==> inputs of job 1764 <==
// System
module System(
	clk,
	rst,
	mbed,
	select,
	GreenBlueServoOut,
	RedServoOut,
	BinRecycleServoOut,
	RedBlueServoOut,
	GreenOtherServoOut,
	dispenseBlueLED,
	dispenseComplete,
	dispenseGreenLED,
	dispenseRedLED,
	mainState,
	mbedOutput,
	results,
	sortBlueLED,
	sortComplete,
	sortGreenLED,
	sortRedLED
);
Settings: LEC_CHECK=0, CAP_MARGIN=20, CELL_PAD_IN_SITES_DETAIL_PLACEMENT=2, CELL_PAD_IN_SITES_GLOBAL_PLACEMENT=2, CORE_MARGIN=7, CORE_UTILIZATION=57, CTS_CLUSTER_DIAMETER=261, MIN_ROUTING_LAYER=met1, PLACE_DENSITY_LB_ADDON=0.2, SLEW_MARGIN=20; clock period 4.81 ns.
run.sh (not shown) runs the stock make flow with config.mk's settings and CLKGATE_MAP_FILE=.
==> inputs of job 7178, as changes to job 1764 <==
- CELL_PAD_IN_SITES_DETAIL_PLACEMENT: 2 -> default
- CELL_PAD_IN_SITES_GLOBAL_PLACEMENT: 2 -> default
- CORE_MARGIN: 7 -> 2
- CORE_UTILIZATION: 57 -> 72
- CTS_CLUSTER_DIAMETER: 261 -> default
- CTS_CLUSTER_SIZE: default -> 10
- MIN_ROUTING_LAYER: met1 -> default
- PLACE_DENSITY_LB_ADDON: 0.2 -> 0.19
- SETUP_SLACK_MARGIN: default -> 0.93
==> flow/constraint.sdc (replaced) <==
create_clock -name core_clock -period 3.16 [get_ports {clk}]
set_input_delay 0.6320 -clock core_clock [delete_from_list [all_inputs] [get_ports {clk}]]
set_output_delay 0.6320 -clock core_clock [all_outputs]
set_load 0.01 [all_outputs]
==> inputs of job 4962, as changes to job 1764 <==
- CELL_PAD_IN_SITES_DETAIL_PLACEMENT: 2 -> default
- CELL_PAD_IN_SITES_GLOBAL_PLACEMENT: 2 -> default
- CORE_MARGIN: 7 -> 2
- CORE_UTILIZATION: 57 -> 40
- CTS_CLUSTER_DIAMETER: 261 -> default
- MIN_ROUTING_LAYER: met1 -> default
- PLACE_DENSITY_LB_ADDON: 0.2 -> default
==> flow/constraint.sdc (replaced) <==
create_clock -name core_clock -period 6.97 [get_ports {clk}]
set_input_delay 1.3940 -clock core_clock [delete_from_list [all_inputs] [get_ports {clk}]]
set_output_delay 1.3940 -clock core_clock [all_outputs]
set_load 0.01 [all_outputs]
==> qor summary <==
| item | job 1764 | job 4962 | job 7178 |
|---|---|---|---|
| Status | aborted with a tool error | timing/DRC/antenna clean | timing/DRC/antenna clean |
| Stage where the flow stopped | global placement without I/O | - | - |
| WHS Endpoint | - | b2v_inst2.results[0] | b2v_RedBlueServo.RCServo_position[4] |
| Final setup margin | - | 2.50 ns | 0.940 ns |
| Routed length on met3 | - | 1.55 mm | 1.87 mm |
| Final number of max-transition violations | - | 0 | 0 |
| Number of buffers outside the clock class in the layout | - | 41 | 63 |
| Final Hold Slack | - | 0.434 ns | 0.421 ns |
| Global placement routability congestion | - | 0.812 | 0.914 |
| Crit path required time | - | 5.58 ns | 3.58 ns |
| Clock transition at path regs | - | 0.06 ns | 0.05 ns |
| Detail-routed net length per standard cell | - | 13.6 µm | 15.9 µm |
| Clock-cell share of area | - | 7.52% | 6.35% |
| Cts bufs inserted | - | 44 | 46 |
| DRT met1 WL | - | 17.6 mm | 16.4 mm |
| Area of combinational cells with multiple inputs | - | 8850 µm² | 8950 µm² |
| Area used by sequential logic in the layout | - | 8010 µm² | 8020 µm² |

==> run a: inputs <==
Starting RTL as in the previous note.
Design System, start of the top module:
module System(
	clk,
	rst,
	mbed,
	select,
	GreenBlueServoOut,
	RedServoOut,
	BinRecycleServoOut,
	RedBlueServoOut,
	GreenOtherServoOut,
	dispenseBlueLED,
	dispenseComplete,
	dispenseGreenLED,
	dispenseRedLED,
	mainState,
	mbedOutput,
	results,
	sortBlueLED,
	sortComplete,
	sortGreenLED,
	sortRedLED
);
export LEC_CHECK = 0
export CAP_MARGIN = 20
export CORE_ASPECT_RATIO = 0.93
export CORE_MARGIN = 2
export CORE_UTILIZATION = 72
export CTS_CLUSTER_DIAMETER = 378
export CTS_CLUSTER_SIZE = 10
export HOLD_SLACK_MARGIN = 0.29
export PLACE_DENSITY_LB_ADDON = 0.17
export SETUP_SLACK_MARGIN = 0.92
export SLEW_MARGIN = 5
create_clock -name core_clock -period 3.16 [get_ports {clk}]
==> run b (differences from run a) <==
ABC_AREA = 1   (was default)
CORE_ASPECT_RATIO = default   (was 0.93)
CTS_CLUSTER_DIAMETER = default   (was 378)
CTS_CLUSTER_SIZE = default   (was 10)
HOLD_SLACK_MARGIN = default   (was 0.29)
PLACE_DENSITY_LB_ADDON = default   (was 0.17)
SETUP_SLACK_MARGIN = default   (was 0.92)
SLEW_MARGIN = 20   (was 5)
==> flow/constraint.sdc (replaced) <==
create_clock -name core_clock -period 5.27 [get_ports {clk}]
set_input_delay 1.0540 -clock core_clock [delete_from_list [all_inputs] [get_ports {clk}]]
set_output_delay 1.0540 -clock core_clock [all_outputs]
set_load 0.01 [all_outputs]
==> qor.csv <==
stage,metric,value,unit
outcome,outcome,timing/DRC/antenna clean,
die,TAP cells,313,
synth,Dominant cell area share,45.6,%
layout,fill cell count,1521,
synth,Mux area share,4.20,%
synth,register area share after synthesis,45.6,%
global_route,largest net degree at the start of global routing,81,
# the run above: run a

==> qor.csv <==
stage,metric,value,unit
global_route,largest net degree at the start of global routing,145,
synth,Mux area share,0,%
die,TAP cells,330,
layout,fill cell count,1767,
outcome,outcome,timing/DRC/antenna clean,
# the run above: run b


==> inputs of v6 <==
System again, from the RTL that the note above started with.
Settings: LEC_CHECK=0, ABC_AREA=1, CAP_MARGIN=20, CORE_MARGIN=2, CORE_UTILIZATION=72, CTS_CLUSTER_DIAMETER=298, SLEW_MARGIN=20; clock period 4.7 ns.
==> inputs of v14, as changes to v6 <==
ABC_AREA = default   (was 1)
CORE_UTILIZATION = 40   (was 72)
CTS_CLUSTER_DIAMETER = default   (was 298)
==> flow/constraint.sdc (replaced) <==
create_clock -name core_clock -period 10.0 [get_ports {clk}]
set_input_delay 2.0000 -clock core_clock [delete_from_list [all_inputs] [get_ports {clk}]]
set_output_delay 2.0000 -clock core_clock [all_outputs]
set_load 0.01 [all_outputs]
==> inputs of v37, as changes to v6 <==
ABC_AREA = default   (was 1)
CTS_CLUSTER_DIAMETER = default   (was 298)
PLACE_DENSITY_LB_ADDON = 0.11   (was default)
SETUP_SLACK_MARGIN = 0.93   (was default)
==> flow/constraint.sdc (replaced) <==
create_clock -name core_clock -period 3.17 [get_ports {clk}]
set_input_delay 0.6340 -clock core_clock [delete_from_list [all_inputs] [get_ports {clk}]]
set_output_delay 0.6340 -clock core_clock [all_outputs]
set_load 0.01 [all_outputs]
==> comparison <==
Cell area, highest first: v6, v37, v14.
Of v14 and v37, v14 has the higher hold slack (gap 0.0059 ns).
Utilization: v37 > v6 > v14.
Sequential share of layout area, highest first: v37, v14, v6.
Against v6, the register-to-register slack of v37 is lower by 1.6 ns.
v37 finished clean. v14 went through all stages and came out clean. v6 completed with no timing, DRC or antenna violations.
First-iteration DRC count, lowest first: v14, v37, v6.
The lowest clock skew belongs to v6, the highest to v14.
Worst setup slack, lowest first: v37, v6, v14.

==> wip/delta: inputs <==
Starting RTL as in the previous note.
==> flow/config.mk <==
export PLATFORM = sky130hd
export DESIGN_NAME = System
export DESIGN_NICKNAME = System
export VERILOG_FILES = /design/flow/design.v
export SDC_FILE = /design/flow/constraint.sdc
export NUM_CORES = 4
export LEC_CHECK = 0
export CAP_MARGIN = 20
export CORE_MARGIN = 2
export CORE_UTILIZATION = 72
export CTS_CLUSTER_DIAMETER = 25
export CTS_CLUSTER_SIZE = 11
export PLACE_DENSITY_LB_ADDON = 0.14
export SETUP_SLACK_MARGIN = 0.93
export SLEW_MARGIN = 20
==> flow/constraint.sdc <==
create_clock -name core_clock -period 3.17 [get_ports {clk}]
set_input_delay 0.6340 -clock core_clock [delete_from_list [all_inputs] [get_ports {clk}]]
set_output_delay 0.6340 -clock core_clock [all_outputs]
set_load 0.01 [all_outputs]
==> wip/cedar (differences from wip/delta) <==
- ABC_AREA: unset -> 0
- CTS_CLUSTER_DIAMETER: 25 -> 61
- CTS_CLUSTER_SIZE: 11 -> 14
- HOLD_SLACK_MARGIN: unset -> 0.29
- PLACE_DENSITY_LB_ADDON: 0.14 -> 0.12
==> flow/constraint.sdc (replaced) <==
create_clock -name core_clock -period 3.16 [get_ports {clk}]
set_input_delay 0.6320 -clock core_clock [delete_from_list [all_inputs] [get_ports {clk}]]
set_output_delay 0.6320 -clock core_clock [all_outputs]
set_load 0.01 [all_outputs]
==> wip/indigo (differences from wip/delta) <==
- CORE_UTILIZATION: 72 -> 35
- CTS_CLUSTER_DIAMETER: 25 -> unset
- CTS_CLUSTER_SIZE: 11 -> unset
- PLACE_DENSITY_LB_ADDON: 0.14 -> unset
- SETUP_SLACK_MARGIN: 0.93 -> unset
==> flow/constraint.sdc (replaced) <==
create_clock -name core_clock -period 5.68 [get_ports {clk}]
set_input_delay 1.1360 -clock core_clock [delete_from_list [all_inputs] [get_ports {clk}]]
set_output_delay 1.1360 -clock core_clock [all_outputs]
set_load 0.01 [all_outputs]
==> notes <==
Via count, lowest first: wip/indigo, wip/cedar, wip/delta. wip/indigo passed the timing, DRC and antenna checks. wip/cedar completed with no timing, DRC or antenna violations. wip/delta ran to the end with no violations. Power: wip/delta > wip/cedar > wip/indigo. In die area, wip/delta and wip/cedar do not differ. Clock power: wip/delta > wip/cedar > wip/indigo. Clock skew: wip/delta > wip/cedar > wip/indigo. In area after synthesis, wip/delta and wip/indigo do not differ. The highest first-iteration DRC count belongs to wip/delta, the lowest to wip/indigo.

==> 09-01 <==
Starting RTL as in the previous note.
clock: 3.31 ns
lec_check: 0
cap_margin: 15
core_margin: 2
core_utilization: 38
cts_cluster_size: 18
gpl_routability_driven: 1
place_density_lb_addon: 0.24
setup_slack_margin: -0.2
slew_margin: 20
tns_end_percent: 90
==> inputs of 06-02, as changes to 09-01 <==
Settings changed: CAP_MARGIN 15 to 20, CORE_UTILIZATION 38 to 40, CTS_CLUSTER_DIAMETER set to 41, CTS_CLUSTER_SIZE 18 to 53, GPL_ROUTABILITY_DRIVEN 1 to not set, GPL_TIMING_DRIVEN set to 0, PLACE_DENSITY_LB_ADDON 0.24 to not set, SETUP_SLACK_MARGIN -0.2 to 0.76, TNS_END_PERCENT 90 to not set.
==> flow/constraint.sdc (replaced) <==
create_clock -name core_clock -period 10.0 [get_ports {clk}]
set_input_delay 2.0000 -clock core_clock [delete_from_list [all_inputs] [get_ports {clk}]]
set_output_delay 2.0000 -clock core_clock [all_outputs]
set_load 0.01 [all_outputs]
==> qor summary <==
Global-route wire length before repair: 09-01 63600 um; 06-02 70000 um
Wire length after detailed routing: 09-01 37100 um; 06-02 42200 um
Total of fill cells in the finished design: 09-01 4530; 06-02 4158
Instance count after placement with tap cells included: 09-01 2583; 06-02 2625
Core utilization of the finished layout: 09-01 43.9%; 06-02 47.8%
Seq/total area: 09-01 40.1%; 06-02 38.8%
Area used by multi-input combinational logic: 09-01 0.00885 mm2; 06-02 0.00884 mm2
Clock tree cell share of total cell area: 09-01 7.48%; 06-02 9.84%
Post-DP HPWL: 09-01 25400 um; 06-02 29700 um
Status: 09-01 complete, no violations; 06-02 complete, no violations
Highest cell delay on the worst timing path: 09-01 570 ps; 06-02 480 ps
Worst path arrival time: 09-01 2260 ps; 06-02 3660 ps
Depth of the critical timing path with buffers and inverters included: 09-01 4; 06-02 5
Die outline height: 09-01 219 um; 06-02 213 um
Cell area power density: 09-01 526 mW/mm2; 06-02 189 mW/mm2
Avg WL per Cell: 09-01 13.9 um; 06-02 15.4 um
Combinational group power: 09-01 0.497 mW; 06-02 0.180 mW

==> 03-21: inputs <==
System again, from the RTL that the note above started with.
clock: 4.36 ns
lec_check: 0
abc_area: 1
cap_margin: 30
cell_pad_in_sites_detail_placement: 2
core_aspect_ratio: 1.76
core_margin: 2
core_utilization: 40
cts_cluster_diameter: 284
max_routing_layer: met5
slew_margin: 20
==> 01-18: changes against 03-21 <==
ABC_AREA = not set   (was 1)
CAP_MARGIN = 20   (was 30)
CELL_PAD_IN_SITES_DETAIL_PLACEMENT = not set   (was 2)
CORE_ASPECT_RATIO = not set   (was 1.76)
CORE_UTILIZATION = 72   (was 40)
CTS_CLUSTER_DIAMETER = not set   (was 284)
CTS_CLUSTER_SIZE = 10   (was not set)
HOLD_SLACK_MARGIN = 0.29   (was not set)
MAX_ROUTING_LAYER = not set   (was met5)
PLACE_DENSITY_LB_ADDON = 0.12   (was not set)
SETUP_SLACK_MARGIN = 0.92   (was not set)
==> flow/constraint.sdc (replaced) <==
create_clock -name core_clock -period 3.16 [get_ports {clk}]
set_input_delay 0.6320 -clock core_clock [delete_from_list [all_inputs] [get_ports {clk}]]
set_output_delay 0.6320 -clock core_clock [all_outputs]
set_load 0.01 [all_outputs]
==> 09-12: changes against 03-21 <==
ABC_AREA = not set   (was 1)
CAP_MARGIN = 20   (was 30)
CELL_PAD_IN_SITES_DETAIL_PLACEMENT = not set   (was 2)
CORE_ASPECT_RATIO = not set   (was 1.76)
CTS_CLUSTER_DIAMETER = 299   (was 284)
MAX_ROUTING_LAYER = met4   (was met5)
==> flow/constraint.sdc (replaced) <==
create_clock -name core_clock -period 10.0 [get_ports {clk}]
set_input_delay 2.0000 -clock core_clock [delete_from_list [all_inputs] [get_ports {clk}]]
set_output_delay 2.0000 -clock core_clock [all_outputs]
set_load 0.01 [all_outputs]
==> comparison <==
- Non-clock buffer count, lowest first: 03-21, 09-12, 01-18.
- Register-to-register slack: 09-12 > 03-21 > 01-18.
- Setup slack: 09-12 > 03-21 > 01-18.
- First-iteration DRC count: 03-21 > 01-18 > 09-12.
- Between 09-12 and 01-18, the lower global-route usage is in 09-12 (gap 12 points).
- Between 03-21 and 01-18, the lower final area is in 01-18 (gap about 7%, measured against 01-18).
- In sequential cell count, 01-18 and 03-21 do not differ.

==> run D <==
Starting RTL as in the previous note.
// System
module System(
	clk,
	rst,
	mbed,
	select,
	GreenBlueServoOut,
	RedServoOut,
	BinRecycleServoOut,
	RedBlueServoOut,
	GreenOtherServoOut,
	dispenseBlueLED,
	dispenseComplete,
	dispenseGreenLED,
	dispenseRedLED,
	mainState,
	mbedOutput,
	results,
	sortBlueLED,
	sortComplete,
	sortGreenLED,
	sortRedLED
);
Settings: LEC_CHECK=0, CAP_MARGIN=20, CORE_MARGIN=2, CORE_UTILIZATION=72, CTS_CLUSTER_SIZE=25, PLACE_DENSITY_LB_ADDON=0.19, SETUP_SLACK_MARGIN=0.76, SLEW_MARGIN=20; clock period 3.16 ns.
==> inputs of run E, as changes to run D <==
--- a/flow/config.mk
+++ b/flow/config.mk
@@ -10,5 +10,6 @@
 export CORE_UTILIZATION = 72
-export CTS_CLUSTER_SIZE = 25
-export PLACE_DENSITY_LB_ADDON = 0.19
-export SETUP_SLACK_MARGIN = 0.76
+export CTS_CLUSTER_SIZE = 10
+export HOLD_SLACK_MARGIN = 0.29
+export PLACE_DENSITY_LB_ADDON = 0.17
+export SETUP_SLACK_MARGIN = 0.93
 export SLEW_MARGIN = 20
==> inputs of run B, as changes to run D <==
--- a/flow/config.mk
+++ b/flow/config.mk
@@ -7,2 +7,3 @@
 export LEC_CHECK = 0
+export ABC_AREA = 1
 export CAP_MARGIN = 20
@@ -10,5 +11,2 @@
 export CORE_UTILIZATION = 72
-export CTS_CLUSTER_SIZE = 25
-export PLACE_DENSITY_LB_ADDON = 0.19
-export SETUP_SLACK_MARGIN = 0.76
 export SLEW_MARGIN = 20
==> flow/constraint.sdc (replaced) <==
create_clock -name core_clock -period 12.1 [get_ports {clk}]
set_input_delay 2.4200 -clock core_clock [delete_from_list [all_inputs] [get_ports {clk}]]
set_output_delay 2.4200 -clock core_clock [all_outputs]
set_load 0.01 [all_outputs]
==> inputs of run K, as changes to run D <==
--- a/flow/config.mk
+++ b/flow/config.mk
@@ -8,7 +8,9 @@
 export CAP_MARGIN = 20
+export CORE_ASPECT_RATIO = 0.93
 export CORE_MARGIN = 2
 export CORE_UTILIZATION = 72
-export CTS_CLUSTER_SIZE = 25
-export PLACE_DENSITY_LB_ADDON = 0.19
-export SETUP_SLACK_MARGIN = 0.76
-export SLEW_MARGIN = 20
+export CTS_CLUSTER_SIZE = 10
+export HOLD_SLACK_MARGIN = 0.29
+export PLACE_DENSITY_LB_ADDON = 0.17
+export SETUP_SLACK_MARGIN = 0.92
+export SLEW_MARGIN = 40
==> results <==
- Sequential power is about the same in run K and run E.
- Between run B and run D, the lower combinational power is in run B (gap 66%, measured against run D).
- Between run K and run B, the lower non-clock buffer count is in run B (gap 29).
- Count of clock-buffer cells in the layout: run K is lower than run D (7).
- The lowest register-to-register slack belongs to run D, the highest to run B.
No activity file was given, so power comes from the tool's default toggle rates.
